File: config.mk
export PLATFORM = sky130hd
export DESIGN_NAME = ALUUnit
export DESIGN_NICKNAME = ALUUnit
export VERILOG_FILES = /design/flow/design.v
export SDC_FILE = /design/flow/constraint.sdc
export NUM_CORES = 4
export LEC_CHECK = 0
export CAP_MARGIN = 20
export CELL_PAD_IN_SITES_GLOBAL_PLACEMENT = 1
export CORE_ASPECT_RATIO = 0.64
export CORE_MARGIN = 2
export CORE_UTILIZATION = 70
export CTS_CLUSTER_DIAMETER = 61
export MIN_ROUTING_LAYER = met2
export PLACE_DENSITY_LB_ADDON = 0.07
export SLEW_MARGIN = 20
File: constraint.sdc
create_clock -name core_clock -period 7.07 [get_ports {clock}]
set_input_delay 1.4140 -clock core_clock [delete_from_list [all_inputs] [get_ports {clock}]]
set_output_delay 1.4140 -clock core_clock [all_outputs]
set_load 0.01 [all_outputs]
File: design.v
module ANDarray (regDst, ALUSrc, memToReg, regWrite, memRead, memWrite, branch, ALUOp1, ALUOp2, op);
	input[5:0] op;
	output regDst, ALUSrc, memToReg, regWrite, memRead, memWrite, branch, ALUOp1, ALUOp2;
	wire Rformat, lw, sw, beq;
	assign Rformat = (~op[0]) & (~op[1]) & (~op[2]) & (~op[3]) & (~op[4]) & (~op[5]), lw = (op[0]) & (op[1]) & (~op[2]) & (~op[3]) & (~op[4]) & (op[5]), sw = (op[0]) & (op[1]) & (~op[2]) & (op[3]) & (~op[4]) & (op[5]), beq = (~op[0]) & (~op[1]) & (op[2]) & (~op[3]) & (~op[4]) & (~op[5]);
	assign regDst = Rformat;
	assign ALUSrc = lw | sw;
	assign memToReg =  lw;
	assign regWrite = Rformat | lw;
	assign memRead = lw;
	assign memWrite = sw;
	assign branch = beq;
	assign ALUOp1 = Rformat;
	assign ALUOp2 = beq;
endmodule
module ALUControl(operation, ALUOp, ff);
	input[1:0] ALUOp;
	input [5:0] ff;
	output [2:0] operation;
	wire w0, w1, w2, w3;
	assign w0 = ff[0] | ff[3];
	assign operation[0] = ALUOp[1] & w0;
	assign w1 = ~ff[2];
	assign w2 = ~ALUOp[1];
	assign operation[1] = w2 | w1;
	assign w3 = ff[1] & ALUOp[1];
	assign operation[2] = w3 | ALUOp[0];
endmodule
module ALU32Bit(zero, carryOut, result, a, b, op);
	input [31:0] a, b;
	input [2:0] op;
	output reg [31:0] result;
	output zero, carryOut;
	reg carryOut;
	assign zero = (result == 0) ? 1 : 0;
	always @(a or b or op)
	begin
		carryOut = 1'b0;
		case(op)
			0: result = a & b;
			1: result = a | b;
			2: {carryOut, result[31:0]} = a + b;
			6: {carryOut, result[31:0]} = a - b;
			7: result = a < b ? 1 : 0;
			default: result = 0;
		endcase
	end
endmodule
module ALUUnit(clock, ALUOp, funct, a, b, result, zero, carryOut);
	input clock;
	input [1:0] ALUOp;
	input [5:0] funct;
	input [31:0] a, b;
	output reg [31:0] result;
	output reg zero, carryOut;
	reg [1:0] aluOpQ;
	reg [5:0] functQ;
	reg [31:0] aQ, bQ;
	wire [2:0] operation;
	wire [31:0] aluResult;
	wire aluZero, aluCarry;
	ALUControl ctl(operation, aluOpQ, functQ);
	ALU32Bit alu(aluZero, aluCarry, aluResult, aQ, bQ, operation);
	always @(posedge clock)
	begin
		aluOpQ <= ALUOp;
		functQ <= funct;
		aQ <= a;
		bQ <= b;
		result <= aluResult;
		zero <= aluZero;
		if (operation == 3'd2 || operation == 3'd6)
			carryOut <= aluCarry;
	end
endmodule
File: run.sh
#!/bin/bash
# the make line also repeats each setting of config.mk as NAME=value (left out here)
make -C /OpenROAD-flow-scripts/flow DESIGN_CONFIG=/design/flow/config.mk WORK_HOME=/design/flow/orfs CLKGATE_MAP_FILE= finish
==> results.yml, run 1 <==
# yosys + openroad results
run_status:
  outcome: "stopped before the end"
  haltStage: "3_1_place_gp_skip_io"
  error: "[ERROR FLW-0024] Place density exceeds 1.0 (current PLACE_DENSITY_LB_ADDON =  0.07). Please check if the value of  PLACE_DENSITY_LB_ADDON is between 0 and 0.99."
synthesis:
  edf_count: 1
  yosys_area_mm2: 0.00725
  xor_share_pct: 0.483
  top_area_cell: "dfxtp_1"
  ys_cells: 882
  syn-instance-count: 882
  top_area_share_pct: 28.4
  synth_dominant_cell_count: "dfxtp_1"
  synth_area_mm2: 0.00725
  yosysWarnings: 2
  postSynth.asyncResetShare_pct: 0
  synth-seq-cells: 104
  synthTopLogicFamily: "AND-OR/OR-AND gates"
  compound_area_share_pct: 29.3
  ys_sh_mux_pct: 0.431
  ys_seq_share_pct: 28.8
  yosys-top-cells-area: "dfxtp_1 28%, ha_1 17%, a21oi_1 6.1%, inv_1 4.7%, nor2_1 3.7%"
  dominantRegCellSynth: "dfxtp_1"
  ys_sh_simple_pct: 15.8
  avgSynthCellArea_um2: 8.23
  syn-num-nets: 1057
  synth_cell_types: 78
  adder_share_pct: 17.8
  common_cells: "103 x dfxtp_1, 100 x ha_1, 90 x inv_1, 88 x a21oi_1, 71 x nor2_1"
floorplanning:
  initCoreUtil_pct: 72.7
  num_rows: 29
  fp.dieH_um: 85.4
  core_mm2: 0.00998
  die_x_um: 131
  die_area_mm2: 0.0112
==> run 2: changes to the inputs <==
CELL_PAD_IN_SITES_GLOBAL_PLACEMENT = unset   (was 1)
CORE_ASPECT_RATIO = unset   (was 0.64)
CTS_CLUSTER_DIAMETER = 103   (was 61)
CTS_CLUSTER_SIZE = 37   (was unset)
HOLD_SLACK_MARGIN = -0.07   (was unset)
MIN_ROUTING_LAYER = unset   (was met2)
PLACE_DENSITY = 0.62   (was unset)
PLACE_DENSITY_LB_ADDON = unset   (was 0.07)
clock period = 3.75 ns   (was 7.07 ns; I/O delays follow)
==> run 2 against run 1 <==
  * The layout now fails its checks (setup timing)
  * Synthesized area unchanged
  * Synthesized cell count unchanged
  * Die size down 0.18%
==> results.yml, run 2 <==
# flow metrics
route:
  avgRoutedWirePerCell_um: 20.6
  num_antenna_cells: 0
  drt_pass1_iterations: 12
  drt_iter0_drc: 1182
  vias: 8123
  drc: 0
  routed_wirelength_um: 24100
  vias_per_cell: 6.95
  ant_nets: 0
clocking:
  cts_tree: "yes"
  clk_latency_ps: 410
  clock_path_buffers: 2
  postCtsSetupBuffers: 0
  numCtsBuffers: 9
  clk_pin_slew_ps: 110
  clockRootBuffer: "clkbuf_8"
  cts.sinks: 104
  htreeDepth: 3
  hold_buffers: 0
cells_and_area:
  nNetsFinal: 1203
  syn_to_final_growth_pct: 26.9
  comb_area_mm2: 0.00483
  fill_cells: 474
  flop_area_mm2: 0.00209
power:
  ir_drop_mv: 0.344
  maxPowerGroup: "registers"
  pg_clk_uw: 668
  pwr-share-comb_pct: 39.3
  p_clk_share_pct: 20.9
  p_switching_mw: 1.16
  power.density_mw_per_mm2: 347
  p_int_mw: 2.03
  powerComb_mw: 1.25
  pg_seq_mw: 1.27
  p_seq_share_pct: 39.8
  p_sw_share_pct: 36.3
  power_leakage_nw: 4.14
setup_path:
  rrSetupSlack_ps: -100
  r2r_end: "zero$_DFF_P_"
  crit_cells: 15
  r2r-start: "aQ[0]$_DFF_P_"
  path_class: "flip-flop to flip-flop"
  critical-path-slowest-cell: "a2111o_1"
  crit_end: "zero$_DFF_P_"
  cp_common_cell: "a211o_1"
  critPathRequiredTime_ps: 4090
  reg2reg_depth: 15
  cp_num_buf_inv: 2
  cp_max_fo: 4
  crit_start: "aQ[0]$_DFF_P_"
  cp.arrival_ps: 4190
  cpPeakStageDelay_ps: 390
  critPathLaunchType: "flip-flop"
  cp_top_family: "AND-OR/OR-AND gates"
  cp-end-kind: "flip-flop"
  crit_path_cell_trace: "inv_2, ha_4, fa_2, or2_1, a2111o_1, buf_4, a21o_1, nor3b_2, a211o_1, a21oi_2, a211oi_1, mux2_2, a211o_1, a211o_1, nor3_2"
grt:
  grt_start_max_net_pins: 21
  grt_pass1_wl_um: 37700
  grt_pass1_vias: 7748
  antenna_found_initial: 1
  grtUsageTotal_pct: 41.9
  gr-total-overflow: 0
hold_path:
  hold_path_class: "flip-flop to flip-flop"
  hold-path-endpoint: "result[0]$_DFF_P_"
  whs_path_depth: 2
  hp-start: "aluOpQ[1]$_DFF_P_"
sta:
  slew_headroom_pct: 36.8
  fmax_ghz: 0.260
  worst_pin_slew_ps: 947
  fin_skew_ps: 16.6
  finalHoldViolations: 0
  tns_ps: -96.7
  rsz0062_at_grt: "yes"
  setup_slack_ps: -96.7
  setup_viol: 1
  period_minus_slack_ps: 3850
  finalClockPeriodUsage_pct: 103
  slew_violations: 0
synthesis:
  yosys_area_mm2: 0.00725
  yosys-top-cells-area: "dfxtp_1 28%, ha_1 17%, a21oi_1 6.1%, inv_1 4.7%, nor2_1 3.7%"
  synth_cell_types: 78
  common_cells: "103 x dfxtp_1, 100 x ha_1, 90 x inv_1, 88 x a21oi_1, 71 x nor2_1"
  top_area_cell: "dfxtp_1"
  top_area_share_pct: 28.4
  synth_area_mm2: 0.00725
  yosysWarnings: 2
  adder_share_pct: 17.8
  xor_share_pct: 0.483
  avgSynthCellArea_um2: 8.23
  ys_sh_simple_pct: 15.8
  ys_sh_mux_pct: 0.431
  syn-num-nets: 1057
  synth_dominant_cell_count: "dfxtp_1"
  ys_cells: 882
  compound_area_share_pct: 29.3
  syn-instance-count: 882
  edf_count: 1
  dominantRegCellSynth: "dfxtp_1"
  synth-seq-cells: 104
  ys_seq_share_pct: 28.8
  synthTopLogicFamily: "AND-OR/OR-AND gates"
  postSynth.asyncResetShare_pct: 0
floorplanning:
  initCoreUtil_pct: 71.2
  num_rows: 37
  io_pins: 107
  fp.dieH_um: 106
  die_area_mm2: 0.0112
  die_x_um: 106
  core_mm2: 0.0102
job:
  drv_cap: 0
  log.warning_count: 99
place:
  gp_congestion: 1.07
  numPortBuffers: 104
  dp_slack_ps: -325
  dp_hpwl_um: 17300
run_status:
  so.violations: "setup timing"
  outcome: "complete, but fails checks"
-- run 2: stage by stage --
step | power [mW] | cells | util (%) | cell area [µm²] | hold WS, ps
5_1_grt | 3.31 | 1169 | 90.4 | 9200 | 748
3_5_place_dp | 2.42 | 1153 | 86.7 | 8830 | 625
4_1_cts | 3.11 | 1169 | 89.4 | 9100 | 657
6_report | 3.19 | 1169 | 90.4 | 9200 | 720
2_1_floorplan | 1.92 | 882 | - | 7250 | 547
3_3_place_gp | 2.37 | 1153 | 86.7 | 8830 | 606
-- run 2: what timing repair did --
item                       CTS  global route
pin swaps                    4             9
resized                     18            25
setup endpoints to repair    1             2
-- run 2: final cells by class --
| cell class | instances | area share (%) |
|---|---|---|
| clock buffers | 9 | 1.35 |
| clock inverters | 7 | 0.612 |
| inverters | 93 | 3.79 |
| multi-input cells | 644 | 52.5 |
| flip-flops and latches | 104 | 22.8 |
| well taps | 136 | 1.85 |
| repair buffers | 176 | 17.2 |
-- run 2: routing by layer --
| layer | vias to the layer above | wire length [µm] | track usage [%] |
|---|---|---|---|
| li1 | 3493 | - | - |
| met1 | 3601 | 8470 | 52.3 |
| met2 | 799 | 10600 | 66.8 |
| met3 | 228 | 3460 | 11.6 |
| met4 | 2 | 1530 | 19.7 |
| met5 | - | 29 | 0 |
==> run 3: changes to the inputs <==
CELL_PAD_IN_SITES_DETAIL_PLACEMENT = 2   (was unset)
CORE_ASPECT_RATIO = 1.22   (was unset)
CORE_UTILIZATION = 40   (was 70)
CTS_CLUSTER_DIAMETER = 104   (was 103)
CTS_CLUSTER_SIZE = unset   (was 37)
HOLD_SLACK_MARGIN = unset   (was -0.07)
MAX_ROUTING_LAYER = met4   (was unset)
PLACE_DENSITY = unset   (was 0.62)
clock period = 5.43 ns   (was 3.75 ns; I/O delays follow)
==> run 3 against run 2 <==
  * The run now finishes clean
  * Sequential cell count stayed put
  * Sequential power is 31% lower
  * Final cell count is 1.9% higher
  * Sequential share of layout area is 1.1 points higher
  * Cell area is 4.6% lower
  * Critical path type unchanged
  * Largest cell class unchanged
==> results.yml, run 3 <==
# flow metrics
route:
  drc: 0
  drt_pass1_iterations: 7
  vias_per_cell: 6.57
  avgRoutedWirePerCell_um: 27.6
  routed_wirelength_um: 32900
  num_antenna_cells: 0
  drt_iter0_drc: 583
  ant_nets: 0
  vias: 7826
power:
  pg_seq_uw: 879
  pwr-share-comb_pct: 34.1
  p_switching_uw: 862
  p_seq_share_pct: 36.3
  ir_drop_mv: 0.315
  pg_clk_uw: 719
  p_int_mw: 1.56
  p_sw_share_pct: 35.5
  powerComb_uw: 827
  p_clk_share_pct: 29.6
  power.density_mw_per_mm2: 276
  maxPowerGroup: "registers"
  power_leakage_nw: 3.87
setup_path:
  cpPeakStageDelay_ps: 840
  path_class: "flip-flop to flip-flop"
  crit_path_cell_trace: "inv_1, ha_1, a21oi_1, o211a_1, o211ai_1, o21a_1, a2111oi_0, nor3_1, a2111oi_0, nor2_1, a2111oi_0, nor2_1, nor3_2"
  crit_end: "zero$_DFF_P_"
  cp_common_cell: "a2111oi_0"
  cp-end-kind: "flip-flop"
  crit_cells: 13
  cp.arrival_ps: 5180
  r2r_end: "zero$_DFF_P_"
  r2r-start: "aQ[10]$_DFF_P_"
  critical-path-slowest-cell: "a2111oi_0"
  reg2reg_depth: 13
  critPathLaunchType: "flip-flop"
  cp_max_fo: 11
  rrSetupSlack_ps: 540
  crit_start: "aQ[10]$_DFF_P_"
  critPathRequiredTime_ps: 5730
  cp_top_family: "AND-OR/OR-AND gates"
  cp_num_buf_inv: 1
clocking:
  cts_tree: "yes"
  numCtsBuffers: 9
  htreeDepth: 3
  postCtsSetupBuffers: 0
  clk_pin_slew_ps: 80
  clock_path_buffers: 2
  clk_latency_ps: 380
  cts_resized: 0
  clockRootBuffer: "clkbuf_16"
  hold_buffers: 0
  cts.sinks: 104
job:
  log.warning_count: 96
  drv_cap: 0
floorplanning:
  io_pins: 107
  num_rows: 54
  die_x_um: 126
  die_area_mm2: 0.0192
  core_mm2: 0.0178
  initCoreUtil_pct: 40.7
  fp.dieH_um: 153
synthesis:
  synth_area_mm2: 0.00725
  synth-seq-cells: 104
  postSynth.asyncResetShare_pct: 0
  yosys_area_mm2: 0.00725
  syn-instance-count: 882
  ys_sh_mux_pct: 0.431
  ys_seq_share_pct: 28.8
  synth_cell_types: 78
  dominantRegCellSynth: "dfxtp_1"
  compound_area_share_pct: 29.3
  yosysWarnings: 2
  xor_share_pct: 0.483
  ys_cells: 882
  syn-num-nets: 1057
  avgSynthCellArea_um2: 8.23
  yosys-top-cells-area: "dfxtp_1 28%, ha_1 17%, a21oi_1 6.1%, inv_1 4.7%, nor2_1 3.7%"
  common_cells: "103 x dfxtp_1, 100 x ha_1, 90 x inv_1, 88 x a21oi_1, 71 x nor2_1"
  adder_share_pct: 17.8
  ys_sh_simple_pct: 15.8
  top_area_share_pct: 28.4
  top_area_cell: "dfxtp_1"
  edf_count: 1
  synthTopLogicFamily: "AND-OR/OR-AND gates"
  synth_dominant_cell_count: "dfxtp_1"
grt:
  grt_start_max_net_pins: 33
  grt_pass1_wl_um: 50700
  grt_pass1_vias: 9025
  grtUsageTotal_pct: 34.6
  antenna_found_initial: 0
  gr-total-overflow: 0
sta:
  hold_ws_ps: 682
  finalHoldViolations: 0
  setup_viol: 0
  tns_ps: 0
  slew_violations: 0
  finalClockPeriodUsage_pct: 90.0
  worst_pin_slew_ps: 1050
  fin_skew_ps: 14.6
  period_minus_slack_ps: 4890
  slew_headroom_pct: 28.4
  fmax_ghz: 0.205
  rsz0062_at_grt: "no"
place:
  dp_hpwl_um: 23800
  gp_congestion: 0.986
  numPortBuffers: 104
cells_and_area:
  nNetsFinal: 1138
  fill_cells: 1956
  syn_to_final_growth_pct: 21.0
hold_path:
  hold_path_class: "flip-flop to flip-flop"
  hold-path-endpoint: "result[0]$_DFF_P_"
  whs_path_depth: 2
  hp-start: "aluOpQ[1]$_DFF_P_"
run_status:
  outcome: "timing/DRC/antenna clean"
[run 3: per-stage QoR]
stage | setup slack [ps] | std cells | util [%] | area, µm² | power, mW
floorplan | 1860 | 882 | - | 7250 | 1.33
global placement | 1180 | 1176 | 47.4 | 8460 | 1.61
detailed placement | 854 | 1176 | 47.4 | 8460 | 1.67
CTS | 635 | 1191 | 49.2 | 8780 | 2.41
global route | 402 | 1191 | 49.2 | 8780 | 2.51
finish | 542 | 1191 | 49.2 | 8780 | 2.42
[run 3: area by class of cell]
class                   count  area, µm²  share of cell area [%]
clock buffers              12        268                    3.05
flip-flops and latches    104       2090                    23.8
clock inverters             3       47.5                   0.542
inverters                  93        349                    3.98
repair buffers            111       1110                    12.6
multi-input cells         644       4640                    52.8
well taps                 224        280                    3.19
[run 3: routing by layer]
layer	global-route usage (%)	wire length [µm]
met4	23.1	2420
met1	34.3	12000
met2	60.2	16500
met3	7.79	1900
met5	-	0
==> run 4: changes to the inputs <==
CELL_PAD_IN_SITES_DETAIL_PLACEMENT = unset   (was 2)
CORE_ASPECT_RATIO = unset   (was 1.22)
CORE_UTILIZATION = 66   (was 40)
CTS_CLUSTER_DIAMETER = 103   (was 104)
MAX_ROUTING_LAYER = unset   (was met4)
clock period = 3.72 ns   (was 5.43 ns; I/O delays follow)
==> run 4 against run 3 <==
  * The layout now fails its checks (setup timing)
  * Combinational power is 55% higher
  * Wire length decreased by 25%
  * First-iteration DRC count rose by 84%
  * Total power increased by 37%
==> results.yml, run 4 <==
# flow metrics
run_status:
  outcome: "complete, but fails checks"
  so.violations: "setup timing"
sta:
  slew_headroom_pct: 42.4
  slew_violations: 0
  setup_slack_ps: -223
  finalHoldViolations: 0
  fin_skew_ps: 19.0
  rsz0062_at_grt: "yes"
  tns_ps: -413
  fmax_ghz: 0.254
  worst_pin_slew_ps: 859
  finalClockPeriodUsage_pct: 106
  setup_viol: 2
  period_minus_slack_ps: 3940
synthesis:
  synth-seq-cells: 104
  compound_area_share_pct: 29.3
  ys_sh_mux_pct: 0.431
  top_area_cell: "dfxtp_1"
  common_cells: "103 x dfxtp_1, 100 x ha_1, 90 x inv_1, 88 x a21oi_1, 71 x nor2_1"
  syn-num-nets: 1057
  ys_cells: 882
  top_area_share_pct: 28.4
  adder_share_pct: 17.8
  edf_count: 1
  ys_sh_simple_pct: 15.8
  synth_area_mm2: 0.00725
  xor_share_pct: 0.483
  dominantRegCellSynth: "dfxtp_1"
  avgSynthCellArea_um2: 8.23
  yosysWarnings: 2
  ys_seq_share_pct: 28.8
  yosys_area_mm2: 0.00725
  yosys-top-cells-area: "dfxtp_1 28%, ha_1 17%, a21oi_1 6.1%, inv_1 4.7%, nor2_1 3.7%"
  synth_dominant_cell_count: "dfxtp_1"
  synthTopLogicFamily: "AND-OR/OR-AND gates"
  synth_cell_types: 78
  syn-instance-count: 882
  postSynth.asyncResetShare_pct: 0
setup_path:
  rrSetupSlack_ps: -220
  cpPeakStageDelay_ps: 530
  critPathLaunchType: "flip-flop"
  crit_start: "aQ[1]$_DFF_P_"
  cp_common_cell: "or4_1"
  r2r-start: "aQ[1]$_DFF_P_"
  reg2reg_depth: 13
  crit_end: "zero$_DFF_P_"
  r2r_end: "zero$_DFF_P_"
  cp.arrival_ps: 4290
  crit_path_cell_trace: "inv_1, ha_1, o21ba_2, or4_1, a21oi_2, or4_1, o221ai_1, a221o_1, or4b_4, nor4b_4, and4b_1, nand3_2, nor3_2"
  critical-path-slowest-cell: "or4b_4"
  cp_max_fo: 3
  path_class: "flip-flop to flip-flop"
  cp_num_buf_inv: 1
  cp_top_family: "simple AND/OR/NAND/NOR gates"
  critPathRequiredTime_ps: 4060
  cp-end-kind: "flip-flop"
  crit_cells: 13
grt:
  grt_pass1_vias: 7844
  gr-total-overflow: 0
  grtUsageTotal_pct: 41.5
  grt_start_max_net_pins: 21
  grt_pass1_wl_um: 38300
  antenna_found_initial: 1
power:
  p_sw_share_pct: 35.1
  ir_drop_mv: 0.400
  pg_clk_uw: 751
  pg_seq_mw: 1.28
  p_clk_share_pct: 22.7
  powerComb_mw: 1.28
  maxPowerGroup: "registers"
  power_leakage_nw: 4.22
  p_switching_mw: 1.16
  power.density_mw_per_mm2: 356
  pwr-share-comb_pct: 38.7
  p_seq_share_pct: 38.7
  p_int_mw: 2.15
clocking:
  htreeDepth: 3
  clk_pin_slew_ps: 110
  cts.sinks: 104
  clock_path_buffers: 2
  numCtsBuffers: 9
  clockRootBuffer: "clkbuf_8"
  clk_latency_ps: 410
  cts_tree: "yes"
  hold_buffers: 0
floorplanning:
  die_area_mm2: 0.0118
  initCoreUtil_pct: 67.2
  num_rows: 38
  io_pins: 107
  die_x_um: 109
  core_mm2: 0.0108
  fp.dieH_um: 109
hold_path:
  hold_path_class: "flip-flop to flip-flop"
  hold-path-endpoint: "result[0]$_DFF_P_"
  whs_path_depth: 2
  hp-start: "aluOpQ[1]$_DFF_P_"
cells_and_area:
  finish.utilization_pct: 86.2
  nNetsFinal: 1216
  syn_to_final_growth_pct: 28.2
  fill_cells: 572
place:
  numPortBuffers: 104
  gp_congestion: 1.00
  dp_hpwl_um: 17900
route:
  drc: 0
  avgRoutedWirePerCell_um: 20.8
  routed_wirelength_um: 24700
  drt_pass1_iterations: 7
  vias: 8155
  vias_per_cell: 6.87
  ant_nets: 0
  drt_iter0_drc: 1072
job:
  drv_cap: 0
  log.warning_count: 100
run 4: timing repair:
action,in CTS,in global routing
pin swaps,2,9
buffers inserted,0,1
endpoints found under the hold margin,0,0
endpoints found under the setup margin,1,4
gates resized,13,27
gates cloned,0,0
run 4: layer usage:
metal  up-vias  share of wire (%)  GRT usage (%)
li1       3526                  -              -
met1      3689                 35           48.4
met2       735                 46           67.6
met3       205                 13           15.2
met4         0                6.0           19.8
met5         -                  0              0
run 4: metrics by stage:
stage               power, mW  std cells  hold WS, ps  setup slack, ps  area [µm²]
global placement         2.42       1169          614             -243        8920
floorplan                1.94        882          547              150        7250
detailed placement       2.47       1169          619             -291        8930
finish                   3.31       1187          687             -223        9300
global route             3.44       1187          714             -310        9300
CTS                      3.22       1185          639             -144        9180
run 4: layout make-up:
type	instances	area, µm²	area share [%]
Antenna cell	1	2.50	0.0269
Clock buffer	11	141	1.52
Clock inverter	5	62.6	0.673
Inverter	93	349	3.75
Multi-Input combinational cell	644	4790	51.5
Sequential cell	104	2100	22.5
Tap cell	140	175	1.88
Timing Repair Buffer	189	1680	18.1
==> run 5: changes to the inputs <==
ABC_AREA = 1   (was unset)
CAP_MARGIN = 0   (was 20)
CORE_UTILIZATION = 70   (was 66)
CTS_CLUSTER_DIAMETER = 27   (was 103)
CTS_CLUSTER_SIZE = 36   (was unset)
HOLD_SLACK_MARGIN = 0.29   (was unset)
SETUP_SLACK_MARGIN = 0.72   (was unset)
clock period = 2.77 ns   (was 3.72 ns; I/O delays follow)
==> run 5 against run 4 <==
  * Synthesized cell count up 71%
  * The flow now stops in 5_1_grt
  * Die size up 15%
  * Synthesized area up 22%
==> results.yml, run 5 <==
# yosys + openroad results
synthesis:
  top_area_share_pct: 23.2
  dominantRegCellSynth: "dfxtp_1"
  xor_share_pct: 0.197
  compound_area_share_pct: 6.91
  synthTopLogicFamily: "simple AND/OR/NAND/NOR gates"
  syn-instance-count: 1505
  ys_seq_share_pct: 23.6
  synth_area_mm2: 0.00887
  avgSynthCellArea_um2: 5.89
  common_cells: "459 x nand2_1, 338 x inv_1, 161 x nor2_1, 126 x nand3_1, 103 x dfxtp_1"
  ys_cells: 1505
  postSynth.asyncResetShare_pct: 0
  synth_dominant_cell_count: "nand2_1"
  syn-num-nets: 1680
  synth_cell_types: 33
  synth-seq-cells: 104
  yosys_area_mm2: 0.00887
  yosysWarnings: 2
  edf_count: 1
  ys_sh_mux_pct: 0
  top_area_cell: "dfxtp_1"
  adder_share_pct: 14.6
  ys_sh_simple_pct: 37.9
  yosys-top-cells-area: "dfxtp_1 23%, nand2_1 19%, inv_1 14%, ha_1 14%, nand3_1 7.1%"
place:
  gp_congestion: 1.09
  dp_hpwl_um: 21100
  dp_slack_ps: 3.30
  numPortBuffers: 104
floorplanning:
  die_area_mm2: 0.0136
  num_rows: 41
  die_x_um: 117
  core_mm2: 0.0125
  io_pins: 107
  initCoreUtil_pct: 70.9
  fp.dieH_um: 117
clocking:
  numCtsBuffers: 9
  clock_path_buffers: 2
  clockRootBuffer: "clkbuf_16"
  hold_buffers: 0
  cts.sinks: 104
  htreeDepth: 3
run_status:
  haltStage: "5_1_grt"
  outcome: "stopped before the end"
  error: "[ERROR DPL-0038] Utilization greater than 100%, impossible to legalize"
-- run 5: through the flow --
stage               std cells  cell area [µm²]  util [%]  power (mW)
floorplan                1505             8910         -        2.74
global placement         1766            10100      80.7        3.27
detailed placement       1766            10100      80.7        3.32
CTS                      1828            11600      92.5        4.93
-- run 5: what timing repair did --
item / in CTS
hold endpoints to repair: 0
pin swaps: 75
setup buffers: 47
resized: 233
endpoints found under the setup margin: 27
cloned: 0
==> run 6: changes to the inputs <==
ABC_AREA = unset   (was 1)
CAP_MARGIN = 20   (was 0)
CELL_PAD_IN_SITES_DETAIL_PLACEMENT = 0   (was unset)
CORE_ASPECT_RATIO = 1.22   (was unset)
CORE_MARGIN = 8   (was 2)
CORE_UTILIZATION = 26   (was 70)
CTS_CLUSTER_DIAMETER = 104   (was 27)
CTS_CLUSTER_SIZE = unset   (was 36)
HOLD_SLACK_MARGIN = unset   (was 0.29)
MAX_ROUTING_LAYER = met4   (was unset)
SETUP_SLACK_MARGIN = unset   (was 0.72)
clock period = 5.43 ns   (was 2.77 ns; I/O delays follow)
==> run 6 against run 5 <==
  * The run now finishes clean
  * Synthesized cell count down 41%
  * Synthesized area is 18% lower
  * Die size up 150%
==> results.yml, run 6 <==
# flow metrics
synthesis:
  ys_sh_simple_pct: 15.8
  avgSynthCellArea_um2: 8.23
  ys_sh_mux_pct: 0.431
  syn-instance-count: 882
  common_cells: "103 x dfxtp_1, 100 x ha_1, 90 x inv_1, 88 x a21oi_1, 71 x nor2_1"
  top_area_share_pct: 28.4
  xor_share_pct: 0.483
  synth_cell_types: 78
  syn-num-nets: 1057
  edf_count: 1
  compound_area_share_pct: 29.3
  yosys-top-cells-area: "dfxtp_1 28%, ha_1 17%, a21oi_1 6.1%, inv_1 4.7%, nor2_1 3.7%"
  postSynth.asyncResetShare_pct: 0
  synth-seq-cells: 104
  synth_dominant_cell_count: "dfxtp_1"
  adder_share_pct: 17.8
  synthTopLogicFamily: "AND-OR/OR-AND gates"
  yosys_area_mm2: 0.00725
  top_area_cell: "dfxtp_1"
  ys_cells: 882
  dominantRegCellSynth: "dfxtp_1"
  yosysWarnings: 2
  ys_seq_share_pct: 28.8
  synth_area_mm2: 0.00725
floorplanning:
  initCoreUtil_pct: 26.4
  core_mm2: 0.0275
  io_pins: 107
  die_x_um: 167
  die_area_mm2: 0.0335
  num_rows: 67
  fp.dieH_um: 201
setup_path:
  crit_end: "zero$_DFF_P_"
  critical-path-slowest-cell: "a2111oi_0"
  crit_start: "aQ[0]$_DFF_P_"
  cp.arrival_ps: 4570
  cp-end-kind: "flip-flop"
  critPathRequiredTime_ps: 5720
  r2r-start: "aQ[0]$_DFF_P_"
  cpPeakStageDelay_ps: 690
  reg2reg_depth: 14
  critPathLaunchType: "flip-flop"
  crit_path_cell_trace: "inv_1, ha_1, fa_1, or2_1, a2111o_1, and2_1, o31ai_1, o221a_2, o221ai_1, a2111oi_0, nor4b_2, and4b_1, nand3_1, nor3_2"
  cp_max_fo: 4
  rrSetupSlack_ps: 1150
  r2r_end: "zero$_DFF_P_"
  path_class: "flip-flop to flip-flop"
  cp_top_family: "AND-OR/OR-AND gates"
  cp_num_buf_inv: 1
  crit_cells: 14
job:
  log.warning_count: 96
  drv_cap: 0
sta:
  period_minus_slack_ps: 4280
  setup_slack_ps: 1150
  slew_headroom_pct: 46.9
  rsz0062_at_grt: "no"
  fin_skew_ps: 12.0
  finalClockPeriodUsage_pct: 78.8
  worst_pin_slew_ps: 797
  fmax_ghz: 0.234
  finalHoldViolations: 0
  setup_viol: 0
  slew_violations: 0
  tns_ps: 0
clocking:
  clk_pin_slew_ps: 70
  postCtsSetupBuffers: 0
  clk_latency_ps: 360
  numCtsBuffers: 9
  cts_tree: "yes"
  cts_resized: 0
  clock_path_buffers: 2
  cts.sinks: 104
  htreeDepth: 3
  hold_buffers: 0
  clockRootBuffer: "clkbuf_16"
power:
  p_seq_share_pct: 38.5
  ir_drop_mv: 0.128
  pwr-share-comb_pct: 32.4
  maxPowerGroup: "registers"
  p_int_mw: 1.54
  pg_clk_uw: 663
  power.density_mw_per_mm2: 255
  power_leakage_nw: 3.87
  p_clk_share_pct: 29.1
  powerComb_uw: 736
  p_switching_uw: 738
  pg_seq_uw: 874
  finalPower_mw: 2.27
  p_sw_share_pct: 32.5
grt:
  gr-total-overflow: 0
  grt_pass1_wl_um: 37000
  grt_pass1_vias: 6960
  grt_start_max_net_pins: 33
  antenna_found_initial: 0
  grtUsageTotal_pct: 14.0
route:
  ant_nets: 0
  drt_iter0_drc: 533
  drc: 0
  routed_wirelength_um: 23200
  vias: 6873
  avgRoutedWirePerCell_um: 17.7
  drt_pass1_iterations: 5
  num_antenna_cells: 0
  vias_per_cell: 5.23
hold_path:
  hold-path-endpoint: "result[0]$_DFF_P_"
  whs_path_depth: 2
  hp-start: "aluOpQ[1]$_DFF_P_"
  hold_path_class: "flip-flop to flip-flop"
cells_and_area:
  fill_cells: 2921
  syn_to_final_growth_pct: 23.0
  nNetsFinal: 1140
place:
  gp_congestion: 0.920
  numPortBuffers: 104
  dp_slack_ps: 1210
  dp_hpwl_um: 18300
run_status:
  outcome: "timing/DRC/antenna clean"
[run 6: final cells by class]
| type | instances | area, µm² | area share, % |
|---|---|---|---|
| Multi-Input combinational cell | 644 | 4640 | 52.0 |
| Clock buffer | 14 | 295 | 3.31 |
| Tap cell | 345 | 432 | 4.84 |
| Inverter | 93 | 349 | 3.91 |
| Clock inverter | 1 | 7.51 | 0.0842 |
| Timing Repair Buffer | 113 | 1110 | 12.4 |
| Sequential cell | 104 | 2090 | 23.5 |
[run 6: metrics by stage]
step	hold WS [ps]	cells	utilization (%)	area, µm²
after global routing	759	1314	32.4	8920
after global placement	694	1299	31.3	8620
final	704	1314	32.4	8920
after CTS	714	1314	32.4	8920
after floorplan	547	882	-	7250
after detailed placement	691	1299	31.3	8620
[run 6: per-layer routing]
layer	track usage, %	vias to the layer above	wire (µm)
met2	23.8	239	11300
met4	5.11	0	606
li1	-	3365	-
met3	3.01	43	1300
met5	-	-	0
met1	16.1	3226	9970
==> run 7: changes to the inputs <==
ABC_AREA = 1   (was unset)
CELL_PAD_IN_SITES_DETAIL_PLACEMENT = unset   (was 0)
CELL_PAD_IN_SITES_GLOBAL_PLACEMENT = 2   (was unset)
CORE_ASPECT_RATIO = unset   (was 1.22)
CORE_MARGIN = 2   (was 8)
CORE_UTILIZATION = 31   (was 26)
CTS_CLUSTER_DIAMETER = 378   (was 104)
CTS_CLUSTER_SIZE = 91   (was unset)
PLACE_DENSITY_LB_ADDON = 0.06   (was unset)
SETUP_SLACK_MARGIN = -0.3   (was unset)
TNS_END_PERCENT = 5   (was unset)
clock period = 5.0 ns   (was 5.43 ns; I/O delays follow)
==> run 7 against run 6 <==
  * Still clean
  * First-iteration DRC count rose by 1.9%
  * Hold slack lost 15 ps
  * Global-route usage up 9.0 points
  * Via count rose by 28%
  * Clock-buffer cell count decreased by 4
  * Sequential share of layout area fell by 3.6 points
  * Total power rose by 14%
  * Synthesized area up 22%
  * Largest cell class unchanged
  * Highest routed layer unchanged
==> results.yml, run 7 <==
# flow metrics
sta:
  slew_headroom_pct: 48.8
  slew_violations: 0
  setup_slack_ps: 1650
  finalClockPeriodUsage_pct: 67.0
  worst_pin_slew_ps: 767
  rsz0062_at_grt: "no"
  period_minus_slack_ps: 3350
  finalHoldViolations: 0
  fin_skew_ps: 11.2
  tns_ps: 0
  setup_viol: 0
  fmax_ghz: 0.299
clocking:
  cts_tree: "yes"
  hold_buffers: 0
  clock_path_buffers: 2
  clk_pin_slew_ps: 70
  clk_latency_ps: 380
  postCtsSetupBuffers: 0
  htreeDepth: 3
  cts_resized: 0
  clockRootBuffer: "clkbuf_16"
  numCtsBuffers: 9
  cts.sinks: 104
floorplanning:
  io_pins: 107
  core_mm2: 0.0280
  num_rows: 61
  initCoreUtil_pct: 31.7
  die_x_um: 173
  fp.dieH_um: 173
  die_area_mm2: 0.0300
setup_path:
  cp_top_family: "simple AND/OR/NAND/NOR gates"
  cpPeakStageDelay_ps: 400
  crit_cells: 18
  critPathRequiredTime_ps: 5320
  r2r_end: "zero$_DFF_P_"
  cp_num_buf_inv: 2
  cp.arrival_ps: 3670
  critPathLaunchType: "flip-flop"
  critical-path-slowest-cell: "fa_1"
  crit_start: "bQ[0]$_DFF_P_"
  r2r-start: "bQ[0]$_DFF_P_"
  cp_max_fo: 5
  path_class: "flip-flop to flip-flop"
  cp_common_cell: "nand2_1"
  rrSetupSlack_ps: 1650
  reg2reg_depth: 18
  cp-end-kind: "flip-flop"
  crit_path_cell_trace: "ha_1, inv_1, fa_1, inv_1, nand2_1, nand2_1, nand4_1, nand3_1, nand2_1, nand2_1, nand2_1, nand3_1, nand2_1, nor2_1, nand2_1, nor2_1, nand3_1, nor2_1"
  crit_end: "zero$_DFF_P_"
route:
  vias_per_cell: 4.48
  drc: 0
  drt_iter0_drc: 543
  routed_wirelength_um: 32400
  num_antenna_cells: 0
  avgRoutedWirePerCell_um: 16.5
  vias: 8831
  drt_pass1_iterations: 7
  ant_nets: 0
cells_and_area:
  fill_cells: 3232
  syn_to_final_growth_pct: 18.5
  fin_cells: 1972
  nNetsFinal: 1764
power:
  p_seq_share_pct: 36.0
  pg_clk_uw: 728
  powerComb_uw: 930
  pg_seq_uw: 933
  p_clk_share_pct: 28.1
  power.density_mw_per_mm2: 246
  p_int_mw: 1.63
  maxPowerGroup: "registers"
  pwr-share-comb_pct: 35.9
  finalPower_mw: 2.59
  p_switching_uw: 965
  p_sw_share_pct: 37.2
  power_leakage_nw: 5.78
  ir_drop_mv: 0.175
grt:
  grt_pass1_wl_um: 51000
  grt_start_max_net_pins: 24
  antenna_found_initial: 0
  grt_pass1_vias: 8781
  gr-total-overflow: 0
  grtUsageTotal_pct: 23.1
synthesis:
  synth_area_mm2: 0.00887
  common_cells: "459 x nand2_1, 338 x inv_1, 161 x nor2_1, 126 x nand3_1, 103 x dfxtp_1"
  avgSynthCellArea_um2: 5.89
  edf_count: 1
  yosys_area_mm2: 0.00887
  top_area_cell: "dfxtp_1"
  ys_sh_simple_pct: 37.9
  syn-num-nets: 1680
  top_area_share_pct: 23.2
  postSynth.asyncResetShare_pct: 0
  synth_dominant_cell_count: "nand2_1"
  ys_seq_share_pct: 23.6
  dominantRegCellSynth: "dfxtp_1"
  xor_share_pct: 0.197
  synth_cell_types: 33
  yosys-top-cells-area: "dfxtp_1 23%, nand2_1 19%, inv_1 14%, ha_1 14%, nand3_1 7.1%"
  ys_cells: 1505
  synthTopLogicFamily: "simple AND/OR/NAND/NOR gates"
  synth-seq-cells: 104
  yosysWarnings: 2
  syn-instance-count: 1505
  ys_sh_mux_pct: 0
  compound_area_share_pct: 6.91
  adder_share_pct: 14.6
job:
  drv_cap: 0
  log.warning_count: 96
place:
  dp_hpwl_um: 27500
  numPortBuffers: 104
  gp_congestion: 0.892
  place_inst: 1956
  dp_slack_ps: 1660
hold_path:
  hold-path-endpoint: "result[0]$_DFF_P_"
  hold_path_class: "flip-flop to flip-flop"
  hp-start: "bQ[0]$_DFF_P_"
  whs_path_depth: 4
run_status:
  outcome: "timing/DRC/antenna clean"
## run 7: cell type report
class	instances	area (µm²)	area share (%)
clock buffer	10	229	2.18
inverter	340	1280	12.1
sequential	104	2090	19.9
tap	378	473	4.50
timing repair buffer	109	1080	10.3
clock inverter	6	68.8	0.654
multi-input combinational	1025	5300	50.4
## run 7: metrics by stage
stage | utilization, % | hold WS [ps] | area, µm²
after floorplan | - | 574 | 8870
after global placement | 36.5 | 669 | 10200
after detailed placement | 36.5 | 667 | 10200
after CTS | 37.5 | 690 | 10500
after global routing | 37.5 | 760 | 10500
final | 37.5 | 689 | 10500
## run 7: metal layers
metal	global-route usage (%)	wire, µm	vias up
met4	4.59	314	0
met3	2.95	1260	17
met5	-	0	-
met1	32.5	16800	3952
li1	-	-	4699
met2	35.4	14100	163
==> run 8: changes to the inputs <==
ABC_AREA = 0   (was 1)
CAP_MARGIN = 0   (was 20)
CELL_PAD_IN_SITES_GLOBAL_PLACEMENT = unset   (was 2)
CORE_MARGIN = 7   (was 2)
CORE_UTILIZATION = 72   (was 31)
CTS_CLUSTER_DIAMETER = unset   (was 378)
CTS_CLUSTER_SIZE = unset   (was 91)
GPL_TIMING_DRIVEN = 1   (was unset)
PLACE_DENSITY_LB_ADDON = unset   (was 0.06)
SETUP_SLACK_MARGIN = -0.23   (was -0.3)
TNS_END_PERCENT = 10   (was 5)
clock period = 3.68 ns   (was 5.0 ns; I/O delays follow)
==> run 8 against run 7 <==
  * The run now fails in 5_1_grt
  * Synthesized cell count shrank 41%
  * Synthesized area is 18% lower
  * Die size decreased by 56%
==> results.yml, run 8 <==
# yosys + openroad results
synthesis:
  syn-num-nets: 1057
  synth-seq-cells: 104
  synth_dominant_cell_count: "dfxtp_1"
  dominantRegCellSynth: "dfxtp_1"
  edf_count: 1
  syn-instance-count: 882
  common_cells: "103 x dfxtp_1, 100 x ha_1, 90 x inv_1, 88 x a21oi_1, 71 x nor2_1"
  yosys-top-cells-area: "dfxtp_1 28%, ha_1 17%, a21oi_1 6.1%, inv_1 4.7%, nor2_1 3.7%"
  top_area_cell: "dfxtp_1"
  xor_share_pct: 0.483
  adder_share_pct: 17.8
  yosysWarnings: 2
  avgSynthCellArea_um2: 8.23
  ys_sh_simple_pct: 15.8
  postSynth.asyncResetShare_pct: 0
  ys_cells: 882
  top_area_share_pct: 28.4
  ys_seq_share_pct: 28.8
  synthTopLogicFamily: "AND-OR/OR-AND gates"
  ys_sh_mux_pct: 0.431
  yosys_area_mm2: 0.00725
  compound_area_share_pct: 29.3
  synth_area_mm2: 0.00725
  synth_cell_types: 78
floorplanning:
  io_pins: 107
  die_x_um: 114
  initCoreUtil_pct: 74.2
  num_rows: 36
  core_mm2: 0.00977
  die_area_mm2: 0.0131
  fp.dieH_um: 114
clocking:
  clock_path_buffers: 2
  numCtsBuffers: 9
  clockRootBuffer: "clkbuf_8"
  cts.sinks: 104
  htreeDepth: 3
grt:
  gr-total-overflow: 69
  grtUsageTotal_pct: 73.0
place:
  place_inst: 1158
  dp_hpwl_um: 19600
  placed_cell_area_mm2: 0.00888
  gp_congestion: 1.09
  numPortBuffers: 104
run_status:
  error: "[ERROR GRT-0232] Routing congestion too high. Check the congestion heatmap in the GUI."
  haltStage: "5_1_grt"
  outcome: "stopped before the end"
==> run 8: repair_timing <==
item,in CTS
pin swaps,5
hold buffers,0
gates resized,18
setup endpoints to repair,2
buffers inserted,0
==> run 8: metrics by stage <==
step	util, %	setup WS [ps]
floorplan	-	110
global placement	90.9	-190
detailed placement	90.9	-420
CTS	93.9	-218
==> run 8: layer usage <==
metal  global-route usage (%)  GRT overflow
met4                     73.9            36
met5                        -             -
met1                     67.3             0
met3                     62.6             1
met2                     87.3            32
==> run 9: changes to the inputs <==
ABC_AREA = unset   (was 0)
CAP_MARGIN = 5   (was 0)
CELL_PAD_IN_SITES_DETAIL_PLACEMENT = 0   (was unset)
CELL_PAD_IN_SITES_GLOBAL_PLACEMENT = 0   (was unset)
CORE_ASPECT_RATIO = 1.22   (was unset)
CORE_MARGIN = 9   (was 7)
CORE_UTILIZATION = 26   (was 72)
CTS_CLUSTER_DIAMETER = 104   (was unset)
CTS_CLUSTER_SIZE = 38   (was unset)
GPL_TIMING_DRIVEN = 0   (was 1)
SETUP_SLACK_MARGIN = unset   (was -0.23)
SLEW_MARGIN = 5   (was 20)
TNS_END_PERCENT = unset   (was 10)
clock period = 5.43 ns   (was 3.68 ns; I/O delays follow)
==> run 9 against run 8 <==
  * Synthesized cell count is the same
  * Die size increased to 2.6 times the previous value
  * Synthesized area unchanged
  * Now clean on timing, DRC and antenna
==> results.yml, run 9 <==
# flow metrics
power:
  powerComb_uw: 764
  power_leakage_nw: 3.93
  p_sw_share_pct: 32.1
  pg_clk_uw: 764
  pwr-share-comb_pct: 31.8
  maxPowerGroup: "registers"
  p_clk_share_pct: 31.8
  power.density_mw_per_mm2: 264
  p_int_mw: 1.63
  p_switching_uw: 772
  p_seq_share_pct: 36.4
  ir_drop_mv: 0.110
  pg_seq_uw: 874
synthesis:
  adder_share_pct: 17.8
  synth-seq-cells: 104
  ys_cells: 882
  ys_seq_share_pct: 28.8
  ys_sh_simple_pct: 15.8
  postSynth.asyncResetShare_pct: 0
  top_area_share_pct: 28.4
  xor_share_pct: 0.483
  avgSynthCellArea_um2: 8.23
  syn-instance-count: 882
  synthTopLogicFamily: "AND-OR/OR-AND gates"
  common_cells: "103 x dfxtp_1, 100 x ha_1, 90 x inv_1, 88 x a21oi_1, 71 x nor2_1"
  dominantRegCellSynth: "dfxtp_1"
  yosys_area_mm2: 0.00725
  syn-num-nets: 1057
  yosysWarnings: 2
  synth_cell_types: 78
  top_area_cell: "dfxtp_1"
  synth_dominant_cell_count: "dfxtp_1"
  edf_count: 1
  synth_area_mm2: 0.00725
  ys_sh_mux_pct: 0.431
  compound_area_share_pct: 29.3
  yosys-top-cells-area: "dfxtp_1 28%, ha_1 17%, a21oi_1 6.1%, inv_1 4.7%, nor2_1 3.7%"
floorplanning:
  die_area_mm2: 0.0343
  num_rows: 67
  fp.dieH_um: 203
  die_x_um: 169
  initCoreUtil_pct: 26.4
  io_pins: 107
  core_mm2: 0.0275
route:
  ant_nets: 0
  routed_wirelength_um: 25800
  drc: 0
  drt_iter0_drc: 555
  drt_pass1_iterations: 5
  num_antenna_cells: 0
  vias_per_cell: 5.29
  avgRoutedWirePerCell_um: 19.2
  vias: 7126
setup_path:
  critical-path-slowest-cell: "a2111oi_0"
  cp-end-kind: "flip-flop"
  cpPeakStageDelay_ps: 840
  critPathRequiredTime_ps: 5720
  crit_start: "functQ[3]$_DFF_P_"
  path_class: "flip-flop to flip-flop"
  cp_max_fo: 10
  crit_path_cell_trace: "o21bai_1, clkbuf_1, buf_1, o221ai_1, a2111oi_0, nor4b_2, and4b_1, nand3_1, nor3_2"
  cp_num_buf_inv: 2
  critPathLaunchType: "flip-flop"
  r2r_end: "zero$_DFF_P_"
  rrSetupSlack_ps: 800
  reg2reg_depth: 9
  crit_end: "zero$_DFF_P_"
  r2r-start: "functQ[3]$_DFF_P_"
  cp.arrival_ps: 4920
  crit_cells: 9
  cp_top_family: "AND-OR/OR-AND gates"
cells_and_area:
  nNetsFinal: 1172
  comb_area_mm2: 0.00463
  syn_to_final_growth_pct: 25.3
  fill_cells: 2954
  flop_area_mm2: 0.00209
grt:
  gr-total-overflow: 0
  grt_pass1_vias: 7343
  grt_pass1_wl_um: 40100
  antenna_found_initial: 0
  grt_start_max_net_pins: 18
  grtUsageTotal_pct: 15.4
sta:
  hold_ws_ps: 740
  slew_headroom_pct: 17.2
  tns_ps: 0
  fmax_ghz: 0.216
  slew_violations: 0
  finalHoldViolations: 0
  rsz0062_at_grt: "no"
  setup_viol: 0
  worst_pin_slew_ps: 1230
  finalClockPeriodUsage_pct: 85.3
  fin_skew_ps: 11.1
  period_minus_slack_ps: 4630
hold_path:
  hold_path_class: "flip-flop to flip-flop"
  whs_path_depth: 3
  hp-start: "bQ[12]$_DFF_P_"
  hold-path-endpoint: "result[12]$_DFF_P_"
clocking:
  cts_resized: 0
  clk_pin_slew_ps: 80
  clockRootBuffer: "clkbuf_16"
  cts.sinks: 104
  cts_tree: "yes"
  numCtsBuffers: 9
  hold_buffers: 0
  htreeDepth: 3
  postCtsSetupBuffers: 0
  clk_latency_ps: 370
  clock_path_buffers: 2
place:
  numPortBuffers: 104
  dp_hpwl_um: 20400
  gp_congestion: 0.974
run_status:
  outcome: "timing/DRC/antenna clean"
job:
  log.warning_count: 96
  drv_cap: 0
[run 9: metrics by stage]
stage	cell area, µm²	utilization, %	total power [mW]	setup WS, ps	std cells
6_report	9090	33.0	2.40	799	1347
5_1_grt	9090	33.0	2.53	754	1347
4_1_cts	9090	33.0	2.42	989	1347
3_5_place_dp	8730	31.8	1.64	1020	1331
3_3_place_gp	8730	31.7	1.64	797	1331
2_1_floorplan	7250	-	1.33	1860	882
[run 9: area by class of cell]
| cell class | count | area share, % |
|---|---|---|
| clock inverter | 6 | 1.28 |
| sequential | 104 | 23.0 |
| clock buffer | 10 | 2.63 |
| buffer | 41 | 2.05 |
| timing repair buffer | 104 | 11.5 |
| tap | 345 | 4.75 |
| multi-input combinational | 644 | 51.0 |
| inverter | 93 | 3.84 |
[run 9: routing by layer]
metal,up-vias,share of wire (%),global-route usage [%]
li1,3427,-,-
met1,3362,42,17.4
met4,0,4.0,8.08
met2,268,48,25.6
met5,-,0,-
met3,69,6.2,2.49
==> run 10: changes to the inputs <==
ABC_AREA = 1   (was unset)
CAP_MARGIN = 20   (was 5)
CELL_PAD_IN_SITES_DETAIL_PLACEMENT = unset   (was 0)
CELL_PAD_IN_SITES_GLOBAL_PLACEMENT = unset   (was 0)
CORE_ASPECT_RATIO = unset   (was 1.22)
CORE_MARGIN = 2   (was 9)
CORE_UTILIZATION = 66   (was 26)
CTS_CLUSTER_DIAMETER = 361   (was 104)
CTS_CLUSTER_SIZE = 98   (was 38)
GPL_TIMING_DRIVEN = unset   (was 0)
MAX_ROUTING_LAYER = unset   (was met4)
SETUP_SLACK_MARGIN = 1.08   (was unset)
SLEW_MARGIN = 20   (was 5)
clock period = 4.24 ns   (was 5.43 ns; I/O delays follow)
==> run 10 against run 9 <==
  * Register-to-register slack gained 400 ps
  * Global-route usage is 25 points higher
  * Total power rose by 25%
==> results.yml, run 10 <==
# flow metrics
power:
  p_switching_mw: 1.14
  pwr-share-comb_pct: 36.5
  pg_seq_mw: 1.10
  power.density_mw_per_mm2: 292
  power_leakage_nw: 5.78
  p_clk_share_pct: 26.8
  powerComb_mw: 1.10
  ir_drop_mv: 0.299
  maxPowerGroup: "registers"
  p_int_mw: 1.87
  p_sw_share_pct: 37.8
  p_seq_share_pct: 36.8
  pg_clk_uw: 804
synthesis:
  syn-instance-count: 1505
  synthTopLogicFamily: "simple AND/OR/NAND/NOR gates"
  compound_area_share_pct: 6.91
  ys_sh_simple_pct: 37.9
  postSynth.asyncResetShare_pct: 0
  synth-seq-cells: 104
  xor_share_pct: 0.197
  top_area_share_pct: 23.2
  synth_area_mm2: 0.00887
  dominantRegCellSynth: "dfxtp_1"
  ys_sh_mux_pct: 0
  edf_count: 1
  ys_cells: 1505
  ys_seq_share_pct: 23.6
  syn-num-nets: 1680
  adder_share_pct: 14.6
  common_cells: "459 x nand2_1, 338 x inv_1, 161 x nor2_1, 126 x nand3_1, 103 x dfxtp_1"
  yosys_area_mm2: 0.00887
  synth_cell_types: 33
  synth_dominant_cell_count: "nand2_1"
  avgSynthCellArea_um2: 5.89
  top_area_cell: "dfxtp_1"
  yosys-top-cells-area: "dfxtp_1 23%, nand2_1 19%, inv_1 14%, ha_1 14%, nand3_1 7.1%"
  yosysWarnings: 2
sta:
  fin_skew_ps: 9.52
  finalHoldViolations: 0
  finalClockPeriodUsage_pct: 71.6
  fmax_ghz: 0.329
  slew_violations: 0
  period_minus_slack_ps: 3040
  worst_pin_slew_ps: 656
  hold_ws_ps: 691
  setup_viol: 0
  slew_headroom_pct: 55.8
  setup_slack_ps: 1200
  tns_ps: 0
  rsz0062_at_grt: "no"
setup_path:
  reg2reg_depth: 18
  crit_end: "zero$_DFF_P_"
  crit_start: "aQ[0]$_DFF_P_"
  crit_path_cell_trace: "inv_1, ha_1, fa_1, inv_1, nand2_1, nand2_1, nand3_1, nand2_1, nand2_1, nand2_1, nand2_1, a21oi_1, nor2_1, nor2_1, nand3_2, nor2_4, nand3_1, nor2_1"
  cp_common_cell: "nand2_1"
  rrSetupSlack_ps: 1200
  cp_num_buf_inv: 2
  cp-end-kind: "flip-flop"
  critPathRequiredTime_ps: 4550
  r2r_end: "zero$_DFF_P_"
  crit_cells: 18
  r2r-start: "aQ[0]$_DFF_P_"
  path_class: "flip-flop to flip-flop"
  critical-path-slowest-cell: "fa_1"
  critPathLaunchType: "flip-flop"
  cpPeakStageDelay_ps: 410
  cp_top_family: "simple AND/OR/NAND/NOR gates"
  cp.arrival_ps: 3340
  cp_max_fo: 4
hold_path:
  hold-path-endpoint: "carryOut$_DFFE_PP_"
  hold_path_class: "flip-flop to flip-flop"
  hp-start: "aluOpQ[1]$_DFF_P_"
  whs_path_depth: 1
job:
  log.warning_count: 100
  drv_cap: 0
clocking:
  clock_path_buffers: 2
  clk_pin_slew_ps: 70
  numCtsBuffers: 9
  clockRootBuffer: "clkbuf_16"
  clk_latency_ps: 370
  cts_tree: "yes"
  cts.sinks: 104
  htreeDepth: 3
run_status:
  outcome: "timing/DRC/antenna clean"
route:
  drt_iter0_drc: 1280
  drt_pass1_iterations: 7
  vias: 9875
  num_antenna_cells: 0
  vias_per_cell: 5.58
  drc: 0
  ant_nets: 0
  routed_wirelength_um: 28700
  avgRoutedWirePerCell_um: 16.2
floorplanning:
  num_rows: 42
  initCoreUtil_pct: 67.3
  die_x_um: 120
  die_area_mm2: 0.0144
  io_pins: 107
  core_mm2: 0.0132
  fp.dieH_um: 120
place:
  dp_slack_ps: 1200
  dp_hpwl_um: 22300
  numPortBuffers: 104
  gp_congestion: 1.01
grt:
  grtUsageTotal_pct: 40.1
  grt_pass1_wl_um: 45200
  grt_start_max_net_pins: 32
  grt_pass1_vias: 9228
  gr-total-overflow: 0
  antenna_found_initial: 1
cells_and_area:
  nNetsFinal: 1765
  syn_to_final_growth_pct: 15.8
==> run 10: repair_timing <==
action | in CTS | in global routing
setup endpoints to repair | 0 | 2
hold endpoints to repair | 0 | 0
hold buffers | 0 | 0
setup buffers | 0 | 0
gates resized | 0 | 12
==> run 10: final cells by class <==
class                   count  area (µm²)
fillers                  1030        2920
repair buffers            110        1090
multi-input cells        1025        5330
clock buffers              11         233
clock inverters             5        40.0
well taps                 176         220
flip-flops and latches    104        2090
inverters                 340        1280
==> run 10: metal layers <==
| layer | up-vias | track usage (%) | wire length [µm] |
|---|---|---|---|
| met5 | - | 0 | 11 |
| met4 | 2 | 19.9 | 1390 |
| met3 | 148 | 10.9 | 3480 |
| met2 | 688 | 63.1 | 12500 |
| met1 | 4327 | 50.4 | 11300 |
| li1 | 4710 | - | - |
==> run 10: metrics by stage <==
step	area, µm²	std cells	util (%)	power (mW)
3_3_place_gp	9960	1755	75.5	2.12
3_5_place_dp	9960	1755	75.5	2.16
5_1_grt	10300	1771	77.9	3.15
6_report	10300	1771	77.9	3.00
2_1_floorplan	8870	1505	-	1.78
4_1_cts	10200	1771	77.6	2.95
==> run 11: changes to the inputs <==
ABC_AREA = 0   (was 1)
CAP_MARGIN = 40   (was 20)
CORE_ASPECT_RATIO = 0.5   (was unset)
CORE_MARGIN = 8   (was 2)
CORE_UTILIZATION = 48   (was 66)
CTS_CLUSTER_DIAMETER = 231   (was 361)
GPL_TIMING_DRIVEN = 1   (was unset)
MAX_ROUTING_LAYER = met4   (was unset)
PLACE_DENSITY_LB_ADDON = 0.13   (was unset)
SETUP_SLACK_MARGIN = -0.2   (was 1.08)
TNS_END_PERCENT = 10   (was unset)
clock period = 6.93 ns   (was 4.24 ns; I/O delays follow)
==> run 11 against run 10 <==
  * Setup slack better by 1200 ps
  * Register-to-register slack improved by 1200 ps
  * Clock-buffer cell count fell by 2
  * Critical path depth shrank 5
  * Cell area decreased by 15%
  * Global-route usage decreased by 17 points
  * Via count fell by 29%
  * First-iteration DRC count fell by 38%
  * Core utilization fell by 18 points
  * Total power shrank 42%
  * Clock skew barely moved
  * Non-clock buffer count up 2
  * Critical path type unchanged
  * Critical endpoint unchanged
==> results.yml, run 11 <==
# flow metrics
run_status:
  outcome: "timing/DRC/antenna clean"
sta:
  slew_headroom_pct: 38.6
  fmax_ghz: 0.223
  fin_skew_ps: 9.18
  slew_violations: 0
  finalClockPeriodUsage_pct: 64.8
  setup_viol: 0
  worst_pin_slew_ps: 897
  rsz0062_at_grt: "no"
  finalHoldViolations: 0
  tns_ps: 0
  period_minus_slack_ps: 4490
cells_and_area:
  syn_to_final_growth_pct: 20.0
  fill_cells: 1348
  finish.utilization_pct: 59.5
  nNetsFinal: 1139
route:
  avgRoutedWirePerCell_um: 19.6
  vias: 7032
  drc: 0
  routed_wirelength_um: 22800
  drt_pass1_iterations: 7
  ant_nets: 0
  num_antenna_cells: 0
  drt_iter0_drc: 797
  vias_per_cell: 6.03
setup_path:
  cpPeakStageDelay_ps: 740
  cp_num_buf_inv: 2
  crit_path_cell_trace: "inv_1, ha_1, inv_2, a21oi_1, a21oi_1, or4_1, a221o_1, a221o_1, or4b_1, nor4b_2, and4b_1, nand3_1, nor3_2"
  path_class: "flip-flop to flip-flop"
  cp_max_fo: 10
  critPathRequiredTime_ps: 7230
  critPathLaunchType: "flip-flop"
  cp_top_family: "simple AND/OR/NAND/NOR gates"
  cp.arrival_ps: 4790
  r2r-start: "aQ[11]$_DFF_P_"
  cp-end-kind: "flip-flop"
  r2r_end: "zero$_DFF_P_"
  rrSetupSlack_ps: 2440
  reg2reg_depth: 13
  crit_end: "zero$_DFF_P_"
  critical-path-slowest-cell: "or4_1"
  crit_cells: 13
  crit_start: "aQ[11]$_DFF_P_"
clocking:
  postCtsSetupBuffers: 0
  clock_path_buffers: 2
  htreeDepth: 3
  numCtsBuffers: 9
  cts.sinks: 104
  cts_resized: 0
  cts_tree: "yes"
  clockRootBuffer: "clkbuf_16"
  hold_buffers: 0
  clk_latency_ps: 360
  clk_pin_slew_ps: 80
power:
  pwr-share-comb_pct: 33.2
  p_seq_share_pct: 38.8
  p_sw_share_pct: 34.1
  pg_clk_uw: 491
  power_leakage_nw: 3.85
  powerComb_uw: 584
  power.density_mw_per_mm2: 202
  ir_drop_mv: 0.120
  p_clk_share_pct: 28.0
  p_switching_uw: 600
  maxPowerGroup: "registers"
  pg_seq_uw: 682
  p_int_mw: 1.16
hold_path:
  whs_path_depth: 2
  hold-path-endpoint: "result[0]$_DFF_P_"
  hold_path_class: "flip-flop to flip-flop"
  hp-start: "aluOpQ[1]$_DFF_P_"
grt:
  grtUsageTotal_pct: 23.5
  grt_pass1_vias: 6678
  grt_pass1_wl_um: 35500
  gr-total-overflow: 0
  antenna_found_initial: 1
  grt_start_max_net_pins: 33
synthesis:
  ys_cells: 882
  adder_share_pct: 17.8
  yosysWarnings: 2
  dominantRegCellSynth: "dfxtp_1"
  synth_dominant_cell_count: "dfxtp_1"
  yosys-top-cells-area: "dfxtp_1 28%, ha_1 17%, a21oi_1 6.1%, inv_1 4.7%, nor2_1 3.7%"
  avgSynthCellArea_um2: 8.23
  xor_share_pct: 0.483
  synth-seq-cells: 104
  synthTopLogicFamily: "AND-OR/OR-AND gates"
  top_area_cell: "dfxtp_1"
  yosys_area_mm2: 0.00725
  synth_cell_types: 78
  ys_sh_mux_pct: 0.431
  edf_count: 1
  top_area_share_pct: 28.4
  syn-instance-count: 882
  synth_area_mm2: 0.00725
  ys_sh_simple_pct: 15.8
  compound_area_share_pct: 29.3
  ys_seq_share_pct: 28.8
  postSynth.asyncResetShare_pct: 0
  common_cells: "103 x dfxtp_1, 100 x ha_1, 90 x inv_1, 88 x a21oi_1, 71 x nor2_1"
  syn-num-nets: 1057
floorplanning:
  die_x_um: 190
  die_area_mm2: 0.0195
  num_rows: 31
  fp.dieH_um: 103
  core_mm2: 0.0146
  io_pins: 107
  initCoreUtil_pct: 49.6
job:
  log.warning_count: 96
  drv_cap: 0
place:
  numPortBuffers: 104
  gp_congestion: 0.940
  dp_hpwl_um: 17500
[run 11: layer usage]
layer  vias up  track usage, %  routed length [µm]
met5         -               -                   0
met4         0            4.90                 325
met3        32            6.11                2130
met2       330            35.2                9820
met1      3305            31.5               10600
li1       3365               -                   -
[run 11: through the flow]
step                power (mW)  instances  hold WS, ps  cell area (µm²)  setup WS, ps
floorplan                 1.04        882          547             7250          3360
global placement          1.26       1149          620             8410          2570
detailed placement        1.26       1150          627             8420          2570
CTS                       1.76       1166          642             8700          2550
global route              1.85       1167          677             8700          2000
finish                    1.76       1167          647             8700          2440
[run 11: area by class of cell]
type                            instances  area [µm²]  share of cell area (%)
Inverter                               93         349                    4.01
Sequential cell                       104        2090                    24.0
Clock inverter                          7        56.3                   0.647
Timing Repair Buffer                  112        1100                    12.6
Clock buffer                            9         225                    2.59
Tap cell                              198         248                    2.85
Multi-Input combinational cell        644        4640                    53.3
==> run 12: changes to the inputs <==
ABC_AREA = unset   (was 0)
CAP_MARGIN = 20   (was 40)
CELL_PAD_IN_SITES_GLOBAL_PLACEMENT = 1   (was unset)
CORE_ASPECT_RATIO = unset   (was 0.5)
CORE_UTILIZATION = 40   (was 48)
CTS_CLUSTER_DIAMETER = 169   (was 231)
CTS_CLUSTER_SIZE = unset   (was 98)
GPL_ROUTABILITY_DRIVEN = 0   (was unset)
GPL_TIMING_DRIVEN = 0   (was 1)
MAX_ROUTING_LAYER = unset   (was met4)
PLACE_DENSITY_LB_ADDON = unset   (was 0.13)
SETUP_SLACK_MARGIN = unset   (was -0.2)
TNS_END_PERCENT = unset   (was 10)
clock period = 5.0 ns   (was 6.93 ns; I/O delays follow)
==> run 12 against run 11 <==
  * Still clean
  * Sequential share of layout area shrank 0.47 points
  * Setup slack worse by 2000 ps
  * Final cell count increased by 5.5%
  * Cell area increased by 2.0%
  * Clock skew hardly changed
  * Core utilization down 9.9 points
  * Critical path depth increased by 1
  * Synthesized area unchanged
  * Die size rose by 16%
  * Wire length rose by 10%
  * Critical endpoint unchanged
  * Largest cell class unchanged
  * Largest power group unchanged
==> results.yml, run 12 <==
# flow metrics
run_status:
  outcome: "timing/DRC/antenna clean"
job:
  log.warning_count: 98
  drv_cap: 0
hold_path:
  hp-start: "aluOpQ[1]$_DFF_P_"
  whs_path_depth: 2
  hold-path-endpoint: "result[0]$_DFF_P_"
  hold_path_class: "flip-flop to flip-flop"
sta:
  hold_ws_ps: 650
  slew_headroom_pct: 40.6
  tns_ps: 0
  setup_slack_ps: 487
  rsz0062_at_grt: "no"
  fin_skew_ps: 9.05
  slew_violations: 0
  period_minus_slack_ps: 4510
  finalHoldViolations: 0
  setup_viol: 0
  worst_pin_slew_ps: 891
  fmax_ghz: 0.222
  finalClockPeriodUsage_pct: 90.3
setup_path:
  cpPeakStageDelay_ps: 760
  crit_end: "zero$_DFF_P_"
  crit_cells: 14
  critPathLaunchType: "flip-flop"
  cp_num_buf_inv: 1
  crit_path_cell_trace: "inv_1, ha_1, fa_1, or2_1, a2111o_1, and2_1, o31ai_1, o221a_2, o221ai_1, a2111oi_0, nor4b_2, and4b_1, nand3_1, nor3_2"
  r2r-start: "aQ[0]$_DFF_P_"
  cp.arrival_ps: 4800
  crit_start: "aQ[0]$_DFF_P_"
  cp_top_family: "AND-OR/OR-AND gates"
  cp_max_fo: 4
  cp-end-kind: "flip-flop"
  critPathRequiredTime_ps: 5290
  path_class: "flip-flop to flip-flop"
  reg2reg_depth: 14
  r2r_end: "zero$_DFF_P_"
  rrSetupSlack_ps: 490
  critical-path-slowest-cell: "a2111oi_0"
clocking:
  clk_pin_slew_ps: 80
  postCtsSetupBuffers: 0
  cts.sinks: 104
  clock_path_buffers: 2
  clockRootBuffer: "clkbuf_16"
  cts_resized: 0
  clk_latency_ps: 360
  cts_tree: "yes"
  htreeDepth: 3
  hold_buffers: 0
  numCtsBuffers: 9
synthesis:
  yosysWarnings: 2
  synth_dominant_cell_count: "dfxtp_1"
  ys_seq_share_pct: 28.8
  adder_share_pct: 17.8
  synthTopLogicFamily: "AND-OR/OR-AND gates"
  top_area_cell: "dfxtp_1"
  ys_cells: 882
  edf_count: 1
  synth_area_mm2: 0.00725
  common_cells: "103 x dfxtp_1, 100 x ha_1, 90 x inv_1, 88 x a21oi_1, 71 x nor2_1"
  xor_share_pct: 0.483
  yosys-top-cells-area: "dfxtp_1 28%, ha_1 17%, a21oi_1 6.1%, inv_1 4.7%, nor2_1 3.7%"
  ys_sh_simple_pct: 15.8
  syn-instance-count: 882
  avgSynthCellArea_um2: 8.23
  compound_area_share_pct: 29.3
  top_area_share_pct: 28.4
  postSynth.asyncResetShare_pct: 0
  yosys_area_mm2: 0.00725
  synth-seq-cells: 104
  synth_cell_types: 78
  dominantRegCellSynth: "dfxtp_1"
  syn-num-nets: 1057
  ys_sh_mux_pct: 0.431
power:
  maxPowerGroup: "registers"
  p_int_mw: 1.62
  finalPower_mw: 2.48
  p_seq_share_pct: 38.1
  powerComb_uw: 831
  power.density_mw_per_mm2: 280
  pwr-share-comb_pct: 33.5
  p_sw_share_pct: 34.9
  pg_clk_uw: 706
  power_leakage_nw: 3.90
  ir_drop_mv: 0.259
  p_clk_share_pct: 28.4
  p_switching_uw: 868
  pg_seq_uw: 948
cells_and_area:
  syn_to_final_growth_pct: 22.4
  finish.utilization_pct: 49.6
  fin_cells: 1231
  final_area_mm2: 0.00888
  nNetsFinal: 1172
route:
  num_antenna_cells: 0
  drt_iter0_drc: 884
  vias: 7345
  routed_wirelength_um: 25200
  avgRoutedWirePerCell_um: 20.5
  drt_pass1_iterations: 6
  drc: 0
  vias_per_cell: 5.97
  ant_nets: 0
place:
  dp_hpwl_um: 19700
  placed_cell_area_mm2: 0.00859
  numPortBuffers: 104
  place_inst: 1215
  dp_slack_ps: 473
grt:
  grt_pass1_vias: 7007
  grtUsageTotal_pct: 22.0
  grt_pass1_wl_um: 38700
  gr-total-overflow: 0
  grt_start_max_net_pins: 20
  antenna_found_initial: 0
floorplanning:
  io_pins: 107
  core_mm2: 0.0179
  num_rows: 49
  initCoreUtil_pct: 40.5
  die_x_um: 151
  die_area_mm2: 0.0227
  fp.dieH_um: 151
run 12: routing by layer:
metal	vias up	part of all wire, %	global-route usage, %	routed length [µm]
met1	3472	45	30.0	11400
met5	-	0	0	0
met4	0	2.6	7.77	658
li1	3432	-	-	-
met2	387	42	32.4	10700
met3	54	9.9	6.16	2490
run 12: area by class of cell:
cell class	instances	area, µm²
buffer	41	186
clock buffer	10	229
clock inverter	6	57.6
fill	1773	9020
inverter	93	349
multi-input combinational	644	4640
sequential	104	2090
tap	229	287
timing repair buffer	104	1040
Power is estimated from default activity; no workload was simulated.
